Setup of run A:
// mult16_top
module mult16_top (
  input         clk,
  input  [15:0] a,
  input  [15:0] b,
  output [31:0] p
);
export LEC_CHECK = 0
export ABC_AREA = 0
export CAP_MARGIN = 20
export CELL_PAD_IN_SITES_GLOBAL_PLACEMENT = 1
export CORE_ASPECT_RATIO = 0.85
export CORE_MARGIN = 2
export CORE_UTILIZATION = 56
export CTS_CLUSTER_DIAMETER = 103
export CTS_CLUSTER_SIZE = 78
export GPL_ROUTABILITY_DRIVEN = 0
export GPL_TIMING_DRIVEN = 1
export HOLD_SLACK_MARGIN = -0.07
export MAX_ROUTING_LAYER = met4
export MIN_ROUTING_LAYER = met2
export PLACE_DENSITY = 0.54
export SETUP_SLACK_MARGIN = 1.57
export SLEW_MARGIN = 20
export TNS_END_PERCENT = 35
create_clock -name core_clock -period 11.4 [get_ports {clk}]
run.sh (not shown) runs the stock make flow with config.mk's settings and CLKGATE_MAP_FILE=.
Run A: all stages done; final checks FAILED (setup timing).
The following lists how run B was set up differently from run A:
# run A
export LEC_CHECK = 0
export ABC_AREA = 0
export CAP_MARGIN = 20
export CELL_PAD_IN_SITES_GLOBAL_PLACEMENT = 1
export CORE_ASPECT_RATIO = 0.85
export CORE_MARGIN = 2
export CORE_UTILIZATION = 56
export CTS_CLUSTER_DIAMETER = 103
export CTS_CLUSTER_SIZE = 78
export GPL_ROUTABILITY_DRIVEN = 0
export GPL_TIMING_DRIVEN = 1
export HOLD_SLACK_MARGIN = -0.07
export MAX_ROUTING_LAYER = met4
export MIN_ROUTING_LAYER = met2
export PLACE_DENSITY = 0.54
export SETUP_SLACK_MARGIN = 1.57
export SLEW_MARGIN = 20
export TNS_END_PERCENT = 35
create_clock -name core_clock -period 11.4 [get_ports {clk}]
# run B
export LEC_CHECK = 0
export CAP_MARGIN = 20
export CORE_MARGIN = 2
export CORE_UTILIZATION = 40
export SLEW_MARGIN = 20
create_clock -name core_clock -period 15.0 [get_ports {clk}]
### Flow results
- The routed wire length of run B is higher than that of run A.
- ~same global-route wire length before repair in run A and run B
- Run A and run B: one clean run, run B; the rest did not finish clean.
- The final reports for run B and run A show cell area lower in the former.
- When the final numbers for run A and run B were put side by side, the via count turned out to be greater in run A.
- [compare] base=run A new=run B: vertical die dimension has increased; post-placement setup slack has increased.
For run C, these inputs were changed with respect to run B:
# run B
export LEC_CHECK = 0
export CAP_MARGIN = 20
export CORE_MARGIN = 2
export CORE_UTILIZATION = 40
export SLEW_MARGIN = 20
create_clock -name core_clock -period 15.0 [get_ports {clk}]
# run C
export LEC_CHECK = 0
export ABC_AREA = 1
export CAP_MARGIN = 5
export CORE_MARGIN = 2
export CORE_UTILIZATION = 58
export CTS_CLUSTER_DIAMETER = 328
export CTS_CLUSTER_SIZE = 98
export PLACE_DENSITY = 0.42
export SLEW_MARGIN = 20
create_clock -name core_clock -period 15.0 [get_ports {clk}]
Results
No run among run B and run C stopped early or left any final violation; all are clean.
When the final numbers for run B and run C were put side by side, the number of nets in the layout turned out to be greater in run C.
Minimum clock period after layout: run B and run C compared, higher one is run C
Looking at cell area after technology mapping across both flows, run C is the weaker of the two, with run B ahead.
Changes in run D relative to run C:
# run C
export LEC_CHECK = 0
export ABC_AREA = 1
export CAP_MARGIN = 5
export CORE_MARGIN = 2
export CORE_UTILIZATION = 58
export CTS_CLUSTER_DIAMETER = 328
export CTS_CLUSTER_SIZE = 98
export PLACE_DENSITY = 0.42
export SLEW_MARGIN = 20
create_clock -name core_clock -period 15.0 [get_ports {clk}]
# run D
export LEC_CHECK = 0
export CAP_MARGIN = 20
export CORE_MARGIN = 2
export CORE_UTILIZATION = 50
export MAX_ROUTING_LAYER = met4
export PLACE_DENSITY_LB_ADDON = 0.26
export SLEW_MARGIN = 20
create_clock -name core_clock -period 15.0 [get_ports {clk}]
### Flow results
- Run D did not stop at any stage, and its layout met the timing, DRC and antenna checks.
- Summary — global-route wire length before repair, run D relative to run C: lower, by 69 um.
- [compare] base=run C new=run D: number of instances in the synthesized netlist moved down, wire length on met2 level.
- Run D vs. run C: routed wire length went up by 1.4%.
- Status: final area parity (run C, run D)
- Between run D and run C, it is run D whose die area is higher, by about 11%.
- Comparing run C and run D, the lower worst setup margin is on run C.
- In run D, the cell depth of the worst hold path came out 1 below the value in run C.
